==> flow/design.v (excerpt) <==
module RandomNumberGenerator(clk, rst, load, key_x, seed_r, seed_g, seed_b, Rout, Gout, Bout, Key_ready);
Size in the first run: roughly 1700 cells after synthesis, about 140 flip-flops, about 92 I/O pins.
make LEC_CHECK=0 ABC_AREA=1 CAP_MARGIN=20 CORE_MARGIN=2 CORE_UTILIZATION=72 CTS_CLUSTER_DIAMETER=248 CTS_CLUSTER_SIZE=37 HOLD_SLACK_MARGIN=-0.08 PLACE_DENSITY_LB_ADDON=0.26 SLEW_MARGIN=20 finish   # period 5.52 ns
run.sh (not shown) runs the stock make flow with config.mk's settings and CLKGATE_MAP_FILE=.
The starting point produced a layout that fails on negative setup slack.
==> next run, changes <==
Settings changed: CTS_CLUSTER_DIAMETER 248 to 374, CTS_CLUSTER_SIZE 37 to 95, HOLD_SLACK_MARGIN -0.08 to default, PLACE_DENSITY_LB_ADDON 0.26 to default.
Clock period 5.52 ns to 7.42 ns, I/O delays scaled along.
This time the run ran to the end with no violations.
Non-clock buffer count drops by 154.
Wire length drops by about 50%.
Global-route usage drops by 11 points.
Core utilization drops by 10 points.
==> next run, changes <==
Settings changed: CTS_CLUSTER_DIAMETER 374 to default, CTS_CLUSTER_SIZE 95 to 81, HOLD_SLACK_MARGIN from default to -0.1, PLACE_DENSITY from default to 0.8.
Clock period 7.42 ns to 5.94 ns, I/O delays scaled along.
Cell count went up by about 2.6%.
Hold slack is about the same.
Via count is higher by about 3.7%.
Area after synthesis stays the same.
First-iteration DRC count grows by about 20%.
==> next run, changes <==
Settings changed: ABC_AREA 1 to default, CORE_UTILIZATION 72 to 66, CTS_CLUSTER_SIZE 81 to default, HOLD_SLACK_MARGIN -0.1 to default, PLACE_DENSITY 0.8 to default.
Clock period 5.94 ns to 6.91 ns, I/O delays scaled along.
- global-route usage drops by 6.9 points
- setup slack improves by 0.43 ns
- routed wire length drops by about a fifth
- design area drops by a little under a tenth
- count of clock-buffer cells in the layout does not change
- first-iteration DRC count drops by well over a third
- die size climbs slightly
- via count drops by a quarter to a third
- synthesized area drops by a few percent
- core utilization drops by 7.9 points

---

run 1:
Starting RTL as in the previous note.
make LEC_CHECK=0 ABC_AREA=0 CAP_MARGIN=20 CELL_PAD_IN_SITES_DETAIL_PLACEMENT=2 CELL_PAD_IN_SITES_GLOBAL_PLACEMENT=1 CORE_ASPECT_RATIO=0.67 CORE_MARGIN=2 CORE_UTILIZATION=66 CTS_CLUSTER_SIZE=20 GPL_ROUTABILITY_DRIVEN=0 GPL_TIMING_DRIVEN=1 MAX_ROUTING_LAYER=met5 MIN_ROUTING_LAYER=met2 PLACE_DENSITY=0.74 SETUP_SLACK_MARGIN=1.33 SLEW_MARGIN=20 TNS_END_PERCENT=50 finish   # period 4.91 ns
Run 1 | ERROR | 3_5_place_dp
Inputs modified between run 1 and run 2:
- SETUP_SLACK_MARGIN: 1.33 -> 0.34
- GPL_ROUTABILITY_DRIVEN: 0 -> unset
- CORE_ASPECT_RATIO: 0.67 -> 1.73
- CELL_PAD_IN_SITES_DETAIL_PLACEMENT: 2 -> unset
- CTS_CLUSTER_SIZE: 20 -> 56
- PLACE_DENSITY: 0.74 -> unset
- MIN_ROUTING_LAYER: met2 -> unset
- MAX_ROUTING_LAYER: met5 -> met4
- TNS_END_PERCENT: 50 -> 90
- CORE_UTILIZATION: 66 -> 40
- the clock period (ns, I/O delays scaled along): 4.91 -> 4.09
Results
FAIL run 1 @ 3_5_place_dp: tool exited with error
Status run 2: flow complete, layout not clean - setup timing
In the reports for run 1 and run 2, the smaller core outline area belongs to run 1.
Diff run 2..run 1 | simple-gate area share of the yosys netlist | unchanged
Of run 1 and run 2, the lower site row count belongs to run 1.
Going from run 1 to run 2, horizontal die size went down, number of distinct library cells after synthesis did not really move, average cell area after synthesis did not really move, xor and xnor fraction of the mapped netlist area did not really move.
Changes observed in run 2 relative to run 1: effective utilization at floorplan down 26 points; chip area estimate from yosys synthesis flat; die area up 63%; die outline height up 120 µm.
Setup changes, run 2 to run 3
- CELL_PAD_IN_SITES_GLOBAL_PLACEMENT removed (was 1)
- MAX_ROUTING_LAYER removed (was met4)
- ABC_AREA removed (was 0)
- CORE_ASPECT_RATIO removed (was 1.73)
- TNS_END_PERCENT removed (was 90)
- CORE_UTILIZATION changed from 40 to 72
- SETUP_SLACK_MARGIN removed (was 0.34)
- GPL_TIMING_DRIVEN removed (was 1)
- CTS_CLUSTER_SIZE removed (was 56)
- PLACE_DENSITY newly set to 0.8
- the clock period (ns, I/O delays scaled along) changed from 4.09 to 5.94
--- outcome ---
- There was hardly any difference in area taken by flip-flops and latches between run 2 and run 3.
- [diff] worst-case register-to-register setup slack, run 3 relative to run 2: improvement
- [run 3] flow finished | final checks: failed | reasons: setup timing
- Compared to run 2, run 3 reaches a lower achievable clock.

---

The RTL this note starts from:
==> flow/design.v <==
module RandomNumberGenerator(clk, rst, load, key_x, seed_r, seed_g, seed_b, Rout, Gout, Bout, Key_ready);
    input wire clk;
    input wire rst;
    input wire load;                  
    input wire [15:0] key_x;          
    input wire [15:0] seed_r;         
    input wire [15:0] seed_g;
    input wire [15:0] seed_b;
    output reg [7:0] Rout;
    output reg [7:0] Gout;
    output reg [7:0] Bout;
    output reg Key_ready;
    wire Rout_bit;
    wire Gout_bit;
    wire Bout_bit;
    reg[15:0] Rlfsr;
    reg[15:0] Glfsr;
    reg[15:0] Blfsr;
    reg [2:0] bit_count;
    wire Rfeedback_lfsr;
    wire Gfeedback_lfsr;
    wire Bfeedback_lfsr;
    wire Rout_lfsr;
    wire Gout_lfsr;
    wire Bout_lfsr;
    reg signed [15:0] x; 
    reg signed [31:0] x_square; 
    reg signed [31:0] x_mult;  
    reg signed [15:0] x_next;
    wire out_chaotic;
    assign Rfeedback_lfsr = Rlfsr[15] ^ Rlfsr[13] ^ Rlfsr[12] ^ Rlfsr[10]; 
    assign Gfeedback_lfsr = Glfsr[15] ^ Glfsr[13] ^ Glfsr[12] ^ Glfsr[10]; 
    assign Bfeedback_lfsr = Blfsr[15] ^ Blfsr[13] ^ Blfsr[12] ^ Blfsr[10]; 
    assign Rout_lfsr = Rlfsr[15];
    assign Gout_lfsr = Glfsr[15];
    assign Bout_lfsr = Blfsr[15];
    assign out_chaotic = x_next[15];
    assign Rout_bit = Rout_lfsr ^ out_chaotic;
    assign Gout_bit = Gout_lfsr ^ out_chaotic;
    assign Bout_bit = Bout_lfsr ^ out_chaotic;
    always @(posedge clk or posedge rst) begin
        if (rst) begin
            Rlfsr <= 16'b0000000000000001;
            Glfsr <= 16'b0000000000000010;
            Blfsr <= 16'b0000000000000011;
            x <= 16'sh7EF0;                          
            Rout <= 8'b0;
            Gout <= 8'b0;
            Bout <= 8'b0;
            Key_ready <= 0;
            bit_count <=0;
            x_square <= 0;
            x_next <= 0;
            x_mult <= 0;
        end
        else if (load) begin
            Rlfsr <= seed_r;
            Glfsr <= seed_g;
            Blfsr <= seed_b;
            x <= key_x;
            Rout <= 8'b0;
            Gout <= 8'b0;
            Bout <= 8'b0;
            Key_ready <= 0;
            bit_count <=0;
            x_square <= 0;
            x_next <= 0;
            x_mult <= 0;
        end
        else begin
            Rlfsr <= {Rlfsr[14:0], Rfeedback_lfsr};
            Glfsr <= {Glfsr[14:0], Gfeedback_lfsr};
            Blfsr <= {Blfsr[14:0], Bfeedback_lfsr};
            Rout <= {Rout[6:0], Rout_bit};
            Gout <= {Gout[6:0], Gout_bit};
            Bout <= {Bout[6:0], Bout_bit};
            if (bit_count == 3'd7) begin
                Key_ready <= 1;   
                bit_count <= 0;
            end 
            else begin
                Key_ready <= 0;
                bit_count <= bit_count + 1;
            end
            x_square <= x * x;                        
            x_mult <= x_square <<< 1;                 
            x_next <= 16'sh7FFF - x_mult[30:15];      
            x <= x_next;
        end
    end
endmodule
clock: 5.03 ns
lec_check: 0
cap_margin: 20
core_margin: 2
core_utilization: 58
slew_margin: 20
The baseline finished but failed the layout checks on negative setup slack.
Next try:
Settings changed: ABC_AREA set to 1, CORE_ASPECT_RATIO set to 0.91, CORE_UTILIZATION 58 to 71, PLACE_DENSITY_LB_ADDON set to 0.23, SETUP_SLACK_MARGIN set to 1.46, TNS_END_PERCENT set to 5.
After rerunning:
- The changed run finished but fails on negative setup slack
- die area is lower by roughly a tenth
- routed wire length is higher by well over a third
Next try:
Settings changed: ABC_AREA 1 to not set, CORE_ASPECT_RATIO 0.91 to not set, CORE_UTILIZATION 71 to 40, PLACE_DENSITY_LB_ADDON 0.23 to not set, SETUP_SLACK_MARGIN 1.46 to not set, TNS_END_PERCENT 5 to not set.
Clock period 5.03 ns to 6.91 ns, I/O delays scaled along.
Result:
- The new run went through all stages and came out clean
- core utilization went down by 45 points
- final area went down by about a fifth
- via count went down by well over a third
- first-iteration DRC count went down by well over a third
Next try:
Clock period 6.91 ns to 10.0 ns, I/O delays scaled along.
=> Worst setup slack improved by 2.6 ns; final cell count decreases slightly; synthesized area is unchanged; via count decreases slightly; cell area decreases slightly; die area stays the same.
Next try:
Settings changed: ABC_AREA set to 1, GPL_TIMING_DRIVEN set to 0, HOLD_SLACK_MARGIN set to 0.27.
After rerunning: The changed run went through all stages and came out clean. Setup slack is better by 0.14 ns. Count of clock-buffer cells in the layout does not change. Die area rose by a little under a tenth. Via count rose by a quarter to a third.
Next try:
Settings changed: ABC_AREA 1 to not set, CORE_ASPECT_RATIO set to 0.5, CORE_UTILIZATION 40 to 68, CTS_CLUSTER_DIAMETER set to 218, CTS_CLUSTER_SIZE set to 98, GPL_TIMING_DRIVEN 0 to not set, HOLD_SLACK_MARGIN 0.27 to not set, PLACE_DENSITY_LB_ADDON set to 0.3, TNS_END_PERCENT set to 5.
Count of clock-buffer cells in the layout goes down by 1.
Worst hold slack improves by 0.0045 ns.
Wire length went down by 15%.

---

Starts from the design.v that is shown in full above.
Settings: LEC_CHECK=0, ABC_AREA=1, CAP_MARGIN=0, CORE_MARGIN=2, CORE_UTILIZATION=23, CTS_CLUSTER_SIZE=40, GPL_ROUTABILITY_DRIVEN=0, GPL_TIMING_DRIVEN=0, HOLD_SLACK_MARGIN=0.2, SLEW_MARGIN=10, TNS_END_PERCENT=5; clock period 10.0 ns.
The starting point finished with timing, DRC and antenna clean.
Edit:
Settings changed: ABC_AREA 1 to 0, CAP_MARGIN 0 to 20, CELL_PAD_IN_SITES_GLOBAL_PLACEMENT from default to 1, CORE_UTILIZATION 23 to 40, CTS_CLUSTER_SIZE 40 to default, GPL_ROUTABILITY_DRIVEN 0 to default, HOLD_SLACK_MARGIN 0.2 to 0.27, SLEW_MARGIN 10 to 20, TNS_END_PERCENT 5 to 90.
After rerunning: Design area falls by 8.3%; non-clock buffer count falls by 14; sequential cell count stays the same; die size falls by about 46%.
Edit:
Settings changed: ABC_AREA 0 to 1, CELL_PAD_IN_SITES_GLOBAL_PLACEMENT 1 to default, CORE_ASPECT_RATIO from default to 0.5, CORE_UTILIZATION 40 to 72, CTS_CLUSTER_DIAMETER from default to 362, CTS_CLUSTER_SIZE from default to 99, GPL_TIMING_DRIVEN 0 to default, HOLD_SLACK_MARGIN 0.27 to 0.28, PLACE_DENSITY_LB_ADDON from default to 0.28, TNS_END_PERCENT 90 to 20.
=>
- register-to-register slack is better by 1.1 ns
- hold slack stays flat
- routed wire length is higher by about 18%
Edit:
Settings changed: CORE_UTILIZATION 72 to 40, SETUP_SLACK_MARGIN from default to 2.11.
Outcome: Fmax goes up by a few percent. Cell area rose slightly. Register-to-register slack improved by 0.35 ns.

---

## oak
Starts from the design.v that is shown in full above.
export LEC_CHECK = 0
export CAP_MARGIN = 20
export CORE_MARGIN = 2
export CORE_UTILIZATION = 65
export SLEW_MARGIN = 20
export TNS_END_PERCENT = 75
create_clock -name core_clock -period 7.31 [get_ports {clk}]
oak: no failed stages, no open violations at the end
Setup changes, oak to pine
diff --git a/flow/config.mk b/flow/config.mk
--- a/flow/config.mk
+++ b/flow/config.mk
@@ -6,7 +6,9 @@
 export NUM_CORES = 4
 export LEC_CHECK = 0
+export ABC_AREA = 1
 export CAP_MARGIN = 20
 export CORE_MARGIN = 2
-export CORE_UTILIZATION = 65
+export CORE_UTILIZATION = 72
+export CTS_CLUSTER_SIZE = 99
+export SETUP_SLACK_MARGIN = -0.1
 export SLEW_MARGIN = 20
-export TNS_END_PERCENT = 75
==> flow/constraint.sdc <==
create_clock -name core_clock -period 5.69 [get_ports {clk}]
set_input_delay 1.1380 -clock core_clock [delete_from_list [all_inputs] [get_ports {clk}]]
set_output_delay 1.1380 -clock core_clock [all_outputs]
set_load 0.01 [all_outputs]
- Re global placement routability congestion: oak and pine aren't equal, and the higher value belongs to pine.
- Looking only at growth of design area from synthesis to finish, and setting everything else aside, the higher value of oak and pine goes to pine.
- Cmp oak and pine / share of cell area taken by flip-flops and latches / lower: pine
- Layout checks on pine: not met. Flow itself completed; violations: setup timing.
Inputs modified between pine and birch:
diff --git a/flow/config.mk b/flow/config.mk
--- a/flow/config.mk
+++ b/flow/config.mk
@@ -10,5 +10,6 @@
 export CORE_MARGIN = 2
 export CORE_UTILIZATION = 72
-export CTS_CLUSTER_SIZE = 99
-export SETUP_SLACK_MARGIN = -0.1
+export CTS_CLUSTER_SIZE = 37
+export HOLD_SLACK_MARGIN = -0.08
+export PLACE_DENSITY = 0.79
 export SLEW_MARGIN = 20
==> flow/constraint.sdc <==
create_clock -name core_clock -period 5.46 [get_ports {clk}]
set_input_delay 1.0920 -clock core_clock [delete_from_list [all_inputs] [get_ports {clk}]]
set_output_delay 1.0920 -clock core_clock [all_outputs]
set_load 0.01 [all_outputs]
### Flow results
No crash in birch: every stage finished, but the layout fails its final checks due to setup timing. From birch to pine, clock buffer count from CTS did not move at all. Per the comparison of birch with pine, number of cells on the critical path lower; headroom to the max-slew limit higher; total global routing track utilization higher; part of the cycle the worst path needs higher; sequential cell count roughly the same. Run comparison: birch launch point of the critical path x[12]; pine launch point of the critical path x[11]. birch vs pine: total non-filler cell area in the finished layout up in birch. Comparing pine against birch, there is no change at all in die size. Looking at final non-filler cell total, birch sits 80 above pine.
Inputs modified between birch and maple:
==> flow/config.mk <==
export PLATFORM = sky130hd
export DESIGN_NAME = RandomNumberGenerator
export DESIGN_NICKNAME = RandomNumberGenerator
export VERILOG_FILES = /design/flow/design.v
export SDC_FILE = /design/flow/constraint.sdc
export NUM_CORES = 4
export LEC_CHECK = 0
export CAP_MARGIN = 20
export CORE_MARGIN = 2
export CORE_UTILIZATION = 64
export SLEW_MARGIN = 20
==> flow/constraint.sdc <==
create_clock -name core_clock -period 6.76 [get_ports {clk}]
set_input_delay 1.3520 -clock core_clock [delete_from_list [all_inputs] [get_ports {clk}]]
set_output_delay 1.3520 -clock core_clock [all_outputs]
set_load 0.01 [all_outputs]
Results
In maple, final design utilization is lower than in birch.
Wire length of the first global-routing pass on maple is down relative to birch.
maple: no failed stages, no open violations at the end
Compared maple vs birch, and area fraction in mux cells is up in maple.
Here is what was changed in the inputs of cedar compared with maple.
diff --git a/flow/config.mk b/flow/config.mk
--- a/flow/config.mk
+++ b/flow/config.mk
@@ -8,4 +8,6 @@
 export CAP_MARGIN = 20
 export CORE_MARGIN = 2
-export CORE_UTILIZATION = 64
+export CORE_UTILIZATION = 40
+export CTS_CLUSTER_SIZE = 79
 export SLEW_MARGIN = 20
+export TNS_END_PERCENT = 5
==> flow/constraint.sdc <==
create_clock -name core_clock -period 10.0 [get_ports {clk}]
set_input_delay 2.0000 -clock core_clock [delete_from_list [all_inputs] [get_ports {clk}]]
set_output_delay 2.0000 -clock core_clock [all_outputs]
set_load 0.01 [all_outputs]
==> results <==
From maple to cedar the numbers moved as follows: layout overhead on the synthesized area increased 0.78 points, final instance area increased 0.68%, worst clock skew decreased 0.0078 ns, worst setup slack increased 2.81 ns, half-perimeter wire length after detailed placement increased 680 um.
